==> inputs of 10-15 <==
// figan_upconv
module figan_upconv #(
    parameter DATA_WIDTH = 16
)(
    input  wire clk,
    input  wire rst_n,
    input  wire valid_in,
    input  wire signed [DATA_WIDTH-1:0] data_in,
    output wire ready_out,
    output wire valid_out,
    output wire signed [DATA_WIDTH-1:0] data_out
);
clock: 3.86 ns
lec_check: 0
cap_margin: 15
cell_pad_in_sites_global_placement: 1
core_margin: 2
core_utilization: 57
cts_cluster_size: 50
gpl_routability_driven: 0
gpl_timing_driven: 1
setup_slack_margin: 0.56
slew_margin: 20
tns_end_percent: 10
run.sh (not shown) runs the stock make flow with config.mk's settings and CLKGATE_MAP_FILE=.
==> 11-12 (differences from 10-15) <==
ABC_AREA = 1   (was default)
CELL_PAD_IN_SITES_GLOBAL_PLACEMENT = default   (was 1)
CORE_UTILIZATION = 72   (was 57)
CTS_CLUSTER_SIZE = 55   (was 50)
PLACE_DENSITY = 0.35   (was default)
SETUP_SLACK_MARGIN = 1.15   (was 0.56)
TNS_END_PERCENT = 65   (was 10)
==> flow/constraint.sdc (replaced) <==
create_clock -name core_clock -period 6.08 [get_ports {clk}]
set_input_delay 1.2160 -clock core_clock [delete_from_list [all_inputs] [get_ports {clk}]]
set_output_delay 1.2160 -clock core_clock [all_outputs]
set_load 0.01 [all_outputs]
==> notes <==
- In 11-12 the hold slack is worse than in 10-15, by 0.015 ns.
- In 10-15 the register-to-register slack is lower than in 11-12, by 3.2 ns.
- Clock-buffer cell count: 10-15 is higher than 11-12 (25).
- In 10-15 the worst setup slack is lower than in 11-12, by 3.2 ns.
- Against 11-12, the first-iteration DRC count of 10-15 is lower by about 40%.
- Of 11-12 and 10-15, 10-15 has the higher total power (gap about 37%, measured against 10-15).
- Cell count: 10-15 is higher than 11-12 (about 1%).
- Of 11-12 and 10-15, 11-12 has the higher clock skew (gap 0.0054 ns).
- 10-15 finished with setup timing left. 11-12 finished with setup timing left.
==> figures <==
item	10-15	11-12
Outcome	failed layout checks	failed layout checks
Layout check failures	setup timing	setup timing
Slew at the pin closest to its max-slew limit	1.43 ns	1.01 ns
Min Hold Slack	0.347 ns	0.332 ns
Die ar.	0.196 mm^2	0.159 mm^2
Compound-Gate Fraction of Synth Area	0.0371	0.103
Number of search-and-repair iterations in the first detailed-routing pass	7	14
Setup slack after placement	-6.19 ns	-3.01 ns
Post-Synth Simple-Gate Area	0.190	0.108
Setup Fix Bufs, Post-CTS	26	31
WL final	248000 um	284000 um
Accumulated negative setup slack	-76.52 ns	-38.44 ns
Psw	0.00845 W	0.00519 W
Number of global-route vias before repair	83252	91092
Via density per instance	4.99	5.59
Synthesized-area fraction occupied by adder cells	0.264	0.258
Layout clock buffers	278	253
Reg2reg start	dec2.conv_inst.line_buff_2[1][4]	dec2.conv_inst.line_buff_1[0][7]
Largest net degree at the start of global routing	117	234

---

==> run B <==
Starting RTL as in the previous note.
clock: 13.0 ns
lec_check: 0
abc_area: 1
cap_margin: 0
cell_pad_in_sites_detail_placement: 1
cell_pad_in_sites_global_placement: 1
core_margin: 2
core_utilization: 27
gpl_routability_driven: 0
hold_slack_margin: 0.17
min_routing_layer: met2
setup_slack_margin: 1.75
slew_margin: 20
==> inputs of run F, as changes to run B <==
CAP_MARGIN = 20   (was 0)
CELL_PAD_IN_SITES_DETAIL_PLACEMENT = not set   (was 1)
CELL_PAD_IN_SITES_GLOBAL_PLACEMENT = not set   (was 1)
CORE_UTILIZATION = 70   (was 27)
CTS_CLUSTER_DIAMETER = 250   (was not set)
GPL_ROUTABILITY_DRIVEN = not set   (was 0)
HOLD_SLACK_MARGIN = not set   (was 0.17)
MIN_ROUTING_LAYER = not set   (was met2)
PLACE_DENSITY_LB_ADDON = 0.11   (was not set)
SETUP_SLACK_MARGIN = 1.79   (was 1.75)
==> flow/constraint.sdc (replaced) <==
create_clock -name core_clock -period 6.05 [get_ports {clk}]
set_input_delay 1.2100 -clock core_clock [delete_from_list [all_inputs] [get_ports {clk}]]
set_output_delay 1.2100 -clock core_clock [all_outputs]
set_load 0.01 [all_outputs]
==> results <==
- Run F ran to the end with violations: setup timing. Run B finished clean.
- In run B the clock skew is higher than in run F, by 41 ps.
- Sequential power: run F is larger than run B (110%).
- In die size, run B is at 2.6 times the value of run F.
- Area after synthesis is the same in run F and run B.
- Of run B and run F, run F has the higher design area (gap 5.5%, measured against run F).
- Between run F and run B, the lower worst setup slack is in run F (gap 6100 ps).
- Of run B and run F, run F has the higher routed wire length (gap 10%, measured against run F).
- Between run B and run F, the lower global-route usage is in run B (gap 18 points).
- Of run F and run B, run B has the higher final cell count (gap about 12%, measured against run B).
- Between run F and run B, the lower worst hold slack is in run B (gap 34 ps).
- Of run B and run F, run F has the higher utilization (gap 53 points).

---

==> inputs of ember <==
==> flow/design.v <==
module qmult #(
    parameter N = 16,
    parameter Q = 10
)(
    input signed [N-1:0] a,
    input signed [N-1:0] b,
    output signed [N-1:0] out
);
    wire signed [2*N-1:0] temp;
    assign temp = a * b;
    assign out = temp[Q+N-1 : Q]; 
endmodule
module leaky_relu_layer #(
    parameter DATA_WIDTH = 16
)(
    input  wire clk,
    input  wire rst_n,
    input  wire valid_in,
    input  wire signed [DATA_WIDTH-1:0] data_in,
    output reg  valid_out,
    output reg  signed [DATA_WIDTH-1:0] data_out
);
    wire signed [DATA_WIDTH-1:0] val_shift_3;
    wire signed [DATA_WIDTH-1:0] val_shift_4;
    wire signed [DATA_WIDTH-1:0] val_shift_6;
    wire signed [DATA_WIDTH-1:0] neg_result;
    assign val_shift_3 = data_in >>> 3;  
    assign val_shift_4 = data_in >>> 4;  
    assign val_shift_6 = data_in >>> 6;  
    assign neg_result = val_shift_3 + val_shift_4 + val_shift_6;
    always @(posedge clk or negedge rst_n) begin
        if (!rst_n) begin
            valid_out <= 0;
            data_out  <= 0;
        end 
        else if (valid_in) begin
            valid_out <= 1;
            if (data_in >= 0) begin
                data_out <= data_in;
            end else begin
                data_out <= neg_result;
            end
        end 
        else begin
            valid_out <= 0;
        end
    end
endmodule
module upsample_layer_2d #(
    parameter IN_WIDTH   = 14, 
    parameter DATA_WIDTH = 16
)(
    input  wire clk, rst_n,
    input  wire valid_in,
    input  wire signed [DATA_WIDTH-1:0] data_in,
    output wire ready_in, 
    input  wire ready_out, 
    output reg  valid_out,
    output reg  signed [DATA_WIDTH-1:0] data_out
);
    localparam OUT_WIDTH = IN_WIDTH * 2;
    localparam S_READ_PIXEL  = 0;
    localparam S_EMIT_H_ZERO = 1; 
    localparam S_EMIT_V_ROW  = 2;
    reg [1:0] state;
    reg [15:0] col_cnt; 
    reg [15:0] row_cnt; 
    assign ready_in = (state == S_READ_PIXEL) && ready_out && (!valid_out || ready_out);
    always @(posedge clk or negedge rst_n) begin
        if (!rst_n) begin
            state <= S_READ_PIXEL;
            valid_out <= 0; data_out <= 0;
            col_cnt <= 0; row_cnt <= 0;
        end else begin
            if (valid_out && !ready_out) begin
                valid_out <= 1; 
            end else begin
                valid_out <= 0;  
                case (state)
                    S_READ_PIXEL: begin
                        if (valid_in && ready_out) begin
                            valid_out <= 1;
                            data_out  <= data_in;
                            state     <= S_EMIT_H_ZERO;
                        end
                    end
                    S_EMIT_H_ZERO: begin
                        if (ready_out) begin 
                            valid_out <= 1;
                            data_out  <= 0;
                            if (col_cnt == IN_WIDTH - 1) begin
                                col_cnt <= 0;
                                state   <= S_EMIT_V_ROW;
                            end else begin
                                col_cnt <= col_cnt + 1;
                                state   <= S_READ_PIXEL;
                            end
                        end
                    end
                    S_EMIT_V_ROW: begin
                        if (ready_out) begin
                            valid_out <= 1;
                            data_out  <= 0;
                            if (row_cnt == OUT_WIDTH - 1) begin
                                row_cnt <= 0;
                                state   <= S_READ_PIXEL;
                            end else begin
                                row_cnt <= row_cnt + 1;
                            end
                        end
                    end
                endcase
            end
        end
    end
endmodule
module zero_pad_layer #(
    parameter DATA_WIDTH = 16,
    parameter IMG_WIDTH  = 14,    
    parameter IMG_HEIGHT = 14,    
    parameter PAD_TOP    = 1,
    parameter PAD_BOTTOM = 2,
    parameter PAD_LEFT   = 1,
    parameter PAD_RIGHT  = 2
)(
    input  wire clk, rst_n,
    input  wire valid_in,
    input  wire signed [DATA_WIDTH-1:0] data_in,
    output wire ready_in,
    input  wire ready_out,
    output reg  valid_out,
    output reg  signed [DATA_WIDTH-1:0] data_out
);
    localparam TOTAL_WIDTH  = PAD_LEFT + IMG_WIDTH + PAD_RIGHT;
    localparam TOTAL_HEIGHT = PAD_TOP + IMG_HEIGHT + PAD_BOTTOM;
    reg [15:0] out_x;
    reg [15:0] out_y;
    reg frame_done; 
    reg [11:0] flush_cnt; 
    localparam FLUSH_CYCLES = 1024; 
    wire region_active_x = (out_x >= PAD_LEFT) && (out_x < PAD_LEFT + IMG_WIDTH);
    wire region_active_y = (out_y >= PAD_TOP)  && (out_y < PAD_TOP + IMG_HEIGHT);
    wire inside_content  = region_active_x && region_active_y;
    always @(*) begin
        if (frame_done) begin
            valid_out = 1'b0;
            data_out  = 0;
        end 
        else if (inside_content) begin
            valid_out = valid_in;
            data_out  = data_in;
        end else begin
            valid_out = 1'b1; 
            data_out  = {DATA_WIDTH{1'b0}};
        end
    end
    assign ready_in = !frame_done && (flush_cnt == 0) && inside_content && ready_out;
    wire fire_out = valid_out && ready_out;
    always @(posedge clk or negedge rst_n) begin
        if (!rst_n) begin
            out_x <= 0; out_y <= 0; frame_done <= 0; flush_cnt <= 0;
        end else begin
            if (flush_cnt > 0) begin
                if (fire_out) begin
                    if (flush_cnt == FLUSH_CYCLES) frame_done <= 1;
                    else flush_cnt <= flush_cnt + 1;
                end
            end
            else if (fire_out) begin
                if (out_x == TOTAL_WIDTH - 1) begin
                    out_x <= 0;
                    if (out_y == TOTAL_HEIGHT - 1) flush_cnt <= 1; 
                    else out_y <= out_y + 1;
                end else out_x <= out_x + 1;
            end
        end
    end
endmodule
module conv2d_4x4_layer #(
    parameter IMG_WIDTH  = 16,
    parameter DATA_WIDTH = 16
)(
    input  wire clk,
    input  wire rst_n,
    input  wire valid_in,
    input  wire signed [DATA_WIDTH-1:0] data_in,
    input  wire signed [DATA_WIDTH-1:0] w0, w1, w2, w3,
    input  wire signed [DATA_WIDTH-1:0] w4, w5, w6, w7,
    input  wire signed [DATA_WIDTH-1:0] w8, w9, w10, w11,
    input  wire signed [DATA_WIDTH-1:0] w12, w13, w14, w15,
    input  wire signed [DATA_WIDTH-1:0] bias,
    output reg  valid_out,
    output reg  signed [DATA_WIDTH-1:0] data_out
);
    reg signed [DATA_WIDTH-1:0] line_buff_0 [0:IMG_WIDTH-1];
    reg signed [DATA_WIDTH-1:0] line_buff_1 [0:IMG_WIDTH-1];
    reg signed [DATA_WIDTH-1:0] line_buff_2 [0:IMG_WIDTH-1];
    reg signed [DATA_WIDTH-1:0] win [0:15]; 
    wire signed [DATA_WIDTH-1:0] p[0:15]; 
    wire signed [DATA_WIDTH-1:0] sum;
    reg [9:0] x_cnt, y_cnt;
    integer i;
    qmult m0 (win[15], w0,  p[0]);
    qmult m1 (win[14], w1,  p[1]);
    qmult m2 (win[13], w2,  p[2]);
    qmult m3 (win[12], w3,  p[3]);
    qmult m4 (win[11], w4,  p[4]);
    qmult m5 (win[10], w5,  p[5]);
    qmult m6 (win[9],  w6,  p[6]);
    qmult m7 (win[8],  w7,  p[7]);
    qmult m8 (win[7],  w8,  p[8]);
    qmult m9 (win[6],  w9,  p[9]);
    qmult m10(win[5],  w10, p[10]);
    qmult m11(win[4],  w11, p[11]);
    qmult m12(win[3],  w12, p[12]);
    qmult m13(win[2],  w13, p[13]);
    qmult m14(win[1],  w14, p[14]);
    qmult m15(win[0],  w15, p[15]);
    assign sum = p[0] + p[1] + p[2] + p[3] + 
                 p[4] + p[5] + p[6] + p[7] + 
                 p[8] + p[9] + p[10] + p[11] +
                 p[12] + p[13] + p[14] + p[15] + bias;
    reg valid_req;
    always @(posedge clk or negedge rst_n) begin
        if (!rst_n) begin
            valid_req <= 0;
            valid_out <= 0;
            data_out  <= 0;
            x_cnt <= 0;
            y_cnt <= 0;
            for (i = 0; i < IMG_WIDTH; i = i + 1) begin
                line_buff_0[i] <= 0;
                line_buff_1[i] <= 0;
                line_buff_2[i] <= 0;
            end
            for (i = 0; i < 16; i = i + 1) begin
                win[i] <= 0;
            end
        end 
        else if (valid_in) begin
            line_buff_0[0] <= data_in;
            line_buff_1[0] <= line_buff_0[IMG_WIDTH-1];
            line_buff_2[0] <= line_buff_1[IMG_WIDTH-1];
            for (i = 1; i < IMG_WIDTH; i = i + 1) begin
                line_buff_0[i] <= line_buff_0[i-1];
                line_buff_1[i] <= line_buff_1[i-1];
                line_buff_2[i] <= line_buff_2[i-1];
            end
            win[0] <= data_in; 
            win[1] <= win[0]; win[2] <= win[1]; win[3] <= win[2];
            win[4] <= line_buff_0[IMG_WIDTH-1];
            win[5] <= win[4]; win[6] <= win[5]; win[7] <= win[6];
            win[8] <= line_buff_1[IMG_WIDTH-1];
            win[9] <= win[8]; win[10] <= win[9]; win[11] <= win[10];
            win[12] <= line_buff_2[IMG_WIDTH-1];
            win[13] <= win[12]; win[14] <= win[13]; win[15] <= win[14];
            if (x_cnt == IMG_WIDTH-1) begin
                x_cnt <= 0;
                y_cnt <= y_cnt + 1;
            end else begin
                x_cnt <= x_cnt + 1;
            end
            if (y_cnt >= 3 && x_cnt >= 3) 
                valid_req <= 1;
            else
                valid_req <= 0;
            valid_out <= valid_req;
            data_out  <= sum;
        end
        else begin
            valid_out <= valid_req;
            data_out  <= sum;
            valid_req <= 0;
        end
    end
endmodule
module trans_conv2d_padded_layer #(
    parameter IN_WIDTH   = 7,
    parameter DATA_WIDTH = 16,
    parameter PAD_TOP    = 1,
    parameter PAD_BOTTOM = 2,
    parameter PAD_LEFT   = 1,
    parameter PAD_RIGHT  = 2
)(
    input  wire clk, rst_n,
    input  wire valid_in,
    input  wire signed [DATA_WIDTH-1:0] data_in,
    output wire ready_out, 
    input  wire signed [DATA_WIDTH-1:0] w0,w1,w2,w3,w4,w5,w6,w7,
    input  wire signed [DATA_WIDTH-1:0] w8,w9,w10,w11,w12,w13,w14,w15,
    input  wire signed [DATA_WIDTH-1:0] bias,
    output wire valid_out,
    output wire signed [DATA_WIDTH-1:0] data_out
);
    wire up_valid, up_ready;
    wire signed [DATA_WIDTH-1:0] up_data;
    upsample_layer_2d #(
        .IN_WIDTH(IN_WIDTH), 
        .DATA_WIDTH(DATA_WIDTH)
    ) upsample_inst (
        .clk(clk), .rst_n(rst_n),
        .valid_in(valid_in), .data_in(data_in), .ready_in(ready_out),
        .ready_out(up_ready), .valid_out(up_valid), .data_out(up_data)
    );
    wire pad_valid, pad_ready;
    wire signed [DATA_WIDTH-1:0] pad_data;
    zero_pad_layer #(
        .DATA_WIDTH(DATA_WIDTH),
        .IMG_WIDTH(IN_WIDTH * 2),    
        .IMG_HEIGHT(IN_WIDTH * 2),   
        .PAD_TOP(PAD_TOP), .PAD_BOTTOM(PAD_BOTTOM),
        .PAD_LEFT(PAD_LEFT), .PAD_RIGHT(PAD_RIGHT)
    ) pad_inst (
        .clk(clk), .rst_n(rst_n),
        .valid_in(up_valid), .data_in(up_data), .ready_in(up_ready),
        .ready_out(pad_ready), .valid_out(pad_valid), .data_out(pad_data)
    );
    localparam CONV_IN_WIDTH = (IN_WIDTH * 2) + PAD_LEFT + PAD_RIGHT;
    conv2d_4x4_layer #(
        .IMG_WIDTH(CONV_IN_WIDTH), 
        .DATA_WIDTH(DATA_WIDTH)
    ) conv_inst (
        .clk(clk), .rst_n(rst_n),
        .valid_in(pad_valid), .data_in(pad_data), 
        .w0(w0), .w1(w1), .w2(w2), .w3(w3), .w4(w4), .w5(w5), .w6(w6), .w7(w7),
        .w8(w8), .w9(w9), .w10(w10), .w11(w11), .w12(w12), .w13(w13), .w14(w14), .w15(w15),
        .bias(bias),
        .valid_out(valid_out), .data_out(data_out)
    );
    assign pad_ready = 1'b1; 
endmodule
module w_dec2 #(parameter DATA_WIDTH=16)(
    output wire signed [DATA_WIDTH-1:0] w0, output wire signed [DATA_WIDTH-1:0] w1, output wire signed [DATA_WIDTH-1:0] w2, output wire signed [DATA_WIDTH-1:0] w3, output wire signed [DATA_WIDTH-1:0] w4, output wire signed [DATA_WIDTH-1:0] w5, output wire signed [DATA_WIDTH-1:0] w6, output wire signed [DATA_WIDTH-1:0] w7, output wire signed [DATA_WIDTH-1:0] w8, output wire signed [DATA_WIDTH-1:0] w9, output wire signed [DATA_WIDTH-1:0] w10, output wire signed [DATA_WIDTH-1:0] w11, output wire signed [DATA_WIDTH-1:0] w12, output wire signed [DATA_WIDTH-1:0] w13, output wire signed [DATA_WIDTH-1:0] w14, output wire signed [DATA_WIDTH-1:0] w15, output wire signed [DATA_WIDTH-1:0] bias
);
    assign w0 = 16'h0114;  
    assign w1 = 16'h0108;  
    assign w2 = 16'h00ee;  
    assign w3 = 16'h00fa;  
    assign w4 = 16'h00e9;  
    assign w5 = 16'h00dd;  
    assign w6 = 16'h00cf;  
    assign w7 = 16'h00d9;  
    assign w8 = 16'h00ed;  
    assign w9 = 16'h00d6;  
    assign w10 = 16'h00e7;  
    assign w11 = 16'h00f3;  
    assign w12 = 16'h010e;  
    assign w13 = 16'h00fa;  
    assign w14 = 16'h0104;  
    assign w15 = 16'h0106;  
    assign bias = 16'h0001;  
endmodule
module figan_upconv #(
    parameter DATA_WIDTH = 16
)(
    input  wire clk,
    input  wire rst_n,
    input  wire valid_in,
    input  wire signed [DATA_WIDTH-1:0] data_in,
    output wire ready_out,
    output wire valid_out,
    output wire signed [DATA_WIDTH-1:0] data_out
);
    wire signed [DATA_WIDTH-1:0] w_d2 [0:15]; wire signed [DATA_WIDTH-1:0] b_d2;
    w_dec2 w_d2_inst (.w0(w_d2[0]), .w1(w_d2[1]), .w2(w_d2[2]), .w3(w_d2[3]), .w4(w_d2[4]), .w5(w_d2[5]), .w6(w_d2[6]), .w7(w_d2[7]), .w8(w_d2[8]), .w9(w_d2[9]), .w10(w_d2[10]), .w11(w_d2[11]), .w12(w_d2[12]), .w13(w_d2[13]), .w14(w_d2[14]), .w15(w_d2[15]), .bias(b_d2));
    wire val_d2; wire signed [DATA_WIDTH-1:0] dat_d2;
    trans_conv2d_padded_layer #(
        .IN_WIDTH(14), .DATA_WIDTH(DATA_WIDTH),
        .PAD_TOP(2), .PAD_BOTTOM(3),
        .PAD_LEFT(2), .PAD_RIGHT(3)
    ) dec2 (
        .clk(clk), .rst_n(rst_n), .valid_in(valid_in), .data_in(data_in), .ready_out(ready_out),
        .w0(w_d2[0]), .w1(w_d2[1]), .w2(w_d2[2]), .w3(w_d2[3]), .w4(w_d2[4]), .w5(w_d2[5]), .w6(w_d2[6]), .w7(w_d2[7]), .w8(w_d2[8]), .w9(w_d2[9]), .w10(w_d2[10]), .w11(w_d2[11]), .w12(w_d2[12]), .w13(w_d2[13]), .w14(w_d2[14]), .w15(w_d2[15]), .bias(b_d2), .valid_out(val_d2), .data_out(dat_d2)
    );
    leaky_relu_layer #(.DATA_WIDTH(DATA_WIDTH)) act_d2 (.clk(clk), .rst_n(rst_n), .valid_in(val_d2), .data_in(dat_d2), .valid_out(valid_out), .data_out(data_out));
endmodule
==> flow/run.sh <==
#!/bin/bash
# the make line also repeats each setting of config.mk as NAME=value (left out here)
make -C /OpenROAD-flow-scripts/flow DESIGN_CONFIG=/design/flow/config.mk WORK_HOME=/design/flow/orfs CLKGATE_MAP_FILE= finish
==> flow/config.mk <==
export PLATFORM = sky130hd
export DESIGN_NAME = figan_upconv
export DESIGN_NICKNAME = figan_upconv
export VERILOG_FILES = /design/flow/design.v
export SDC_FILE = /design/flow/constraint.sdc
export NUM_CORES = 4
export LEC_CHECK = 0
export ABC_AREA = 1
export CAP_MARGIN = 20
export CORE_MARGIN = 2
export CORE_UTILIZATION = 70
export CTS_CLUSTER_SIZE = 89
export PLACE_DENSITY_LB_ADDON = 0.11
export SETUP_SLACK_MARGIN = 2.2
export SLEW_MARGIN = 20
==> flow/constraint.sdc <==
create_clock -name core_clock -period 7.61 [get_ports {clk}]
set_input_delay 1.5220 -clock core_clock [delete_from_list [all_inputs] [get_ports {clk}]]
set_output_delay 1.5220 -clock core_clock [all_outputs]
set_load 0.01 [all_outputs]
==> inputs of sierra, as changes to ember <==
--- a/flow/config.mk
+++ b/flow/config.mk
@@ -8,8 +8,7 @@
 export ABC_AREA = 1
 export CAP_MARGIN = 20
 export CORE_MARGIN = 2
-export CORE_UTILIZATION = 70
-export CTS_CLUSTER_SIZE = 89
-export PLACE_DENSITY_LB_ADDON = 0.11
-export SETUP_SLACK_MARGIN = 2.2
+export CORE_UTILIZATION = 72
+export SETUP_SLACK_MARGIN = 0.37
 export SLEW_MARGIN = 20
+export TNS_END_PERCENT = 5
==> flow/constraint.sdc (replaced) <==
create_clock -name core_clock -period 2.12 [get_ports {clk}]
set_input_delay 0.4240 -clock core_clock [delete_from_list [all_inputs] [get_ports {clk}]]
set_output_delay 0.4240 -clock core_clock [all_outputs]
set_load 0.01 [all_outputs]
==> inputs of violet, as changes to ember <==
==> flow/config.mk (replaced) <==
export PLATFORM = sky130hd
export DESIGN_NAME = figan_upconv
export DESIGN_NICKNAME = figan_upconv
export VERILOG_FILES = /design/flow/design.v
export SDC_FILE = /design/flow/constraint.sdc
export NUM_CORES = 4
export LEC_CHECK = 0
export CAP_MARGIN = 0
export CELL_PAD_IN_SITES_DETAIL_PLACEMENT = 1
export CORE_MARGIN = 2
export CORE_UTILIZATION = 40
export GPL_ROUTABILITY_DRIVEN = 0
export HOLD_SLACK_MARGIN = 0.17
export MIN_ROUTING_LAYER = met2
export SETUP_SLACK_MARGIN = 1.75
export SLEW_MARGIN = 20
==> flow/constraint.sdc (replaced) <==
create_clock -name core_clock -period 13.0 [get_ports {clk}]
set_input_delay 2.6000 -clock core_clock [delete_from_list [all_inputs] [get_ports {clk}]]
set_output_delay 2.6000 -clock core_clock [all_outputs]
set_load 0.01 [all_outputs]
==> inputs of raven, as changes to ember <==
==> flow/config.mk (replaced) <==
export PLATFORM = sky130hd
export DESIGN_NAME = figan_upconv
export DESIGN_NICKNAME = figan_upconv
export VERILOG_FILES = /design/flow/design.v
export SDC_FILE = /design/flow/constraint.sdc
export NUM_CORES = 4
export LEC_CHECK = 0
export ABC_AREA = 1
export CAP_MARGIN = 0
export CORE_MARGIN = 2
export CORE_UTILIZATION = 72
export CTS_CLUSTER_SIZE = 95
export SETUP_SLACK_MARGIN = -0.33
export SLEW_MARGIN = 20
==> flow/constraint.sdc (replaced) <==
create_clock -name core_clock -period 6.03 [get_ports {clk}]
set_input_delay 1.2060 -clock core_clock [delete_from_list [all_inputs] [get_ports {clk}]]
set_output_delay 1.2060 -clock core_clock [all_outputs]
set_load 0.01 [all_outputs]
==> impl_metrics.json <==
{
  "yosysUniqueCellTypes": 61,
  "cts_hold_buffers": 1,
  "die-height_um": 398,
  "place_ws_ns": -6.95,
  "dp_cells": 15500,
  "yosysCellCount": 12200,
  "xor_share": 0.0265,
  "mux_area_frac": 0.000101,
  "outcome": "did not finish",
  "stop_stage": "global routing (5_1_grt)"
}
-- figures above: sierra

==> impl_metrics.json <==
{
  "mux_area_frac": 0.000101,
  "xor_share": 0.0265,
  "die-height_um": 398,
  "so_faults": "setup timing",
  "cts-htree-levels": 4,
  "layout_setup_ws_ns": -2.76,
  "outcome": "failed layout checks",
  "max_freq_mhz": 114,
  "setup_viol": 15,
  "yosysUniqueCellTypes": 61
}
-- figures above: raven

==> impl_metrics.json <==
{
  "yosysCellCount": 11900,
  "place_ws_ns": 2.32,
  "die-height_um": 527,
  "timing.rr.start": "dec2.conv_inst.line_buff_0[2][5]$_DFFE_PN0P_",
  "cts_hold_buffers": 0,
  "dp_cells": 15200,
  "cts_tree": "done",
  "outcome": "finished clean",
  "yosys_area_mm2": 0.109,
  "cts-htree-levels": 4,
  "yosysUniqueCellTypes": 85,
  "total_power_mw": 11.8,
  "mux_area_frac": 0.000949,
  "swShare": 0.224,
  "xor_share": 0.0274
}
-- figures above: violet

==> impl_metrics.json <==
{
  "yosysCellCount": 12200,
  "cts_hold_buffers": 0,
  "yosysUniqueCellTypes": 61,
  "dp_cells": 15100,
  "place_ws_ns": -1.21,
  "xor_share": 0.0265,
  "outcome": "failed layout checks",
  "setup_viol": 13,
  "so_faults": "setup timing",
  "n_antenna_cell": 0,
  "mux_area_frac": 0.000101,
  "layout_setup_ws_ns": -1.23
}
-- figures above: ember

Power is estimated from default activity; no workload was simulated.
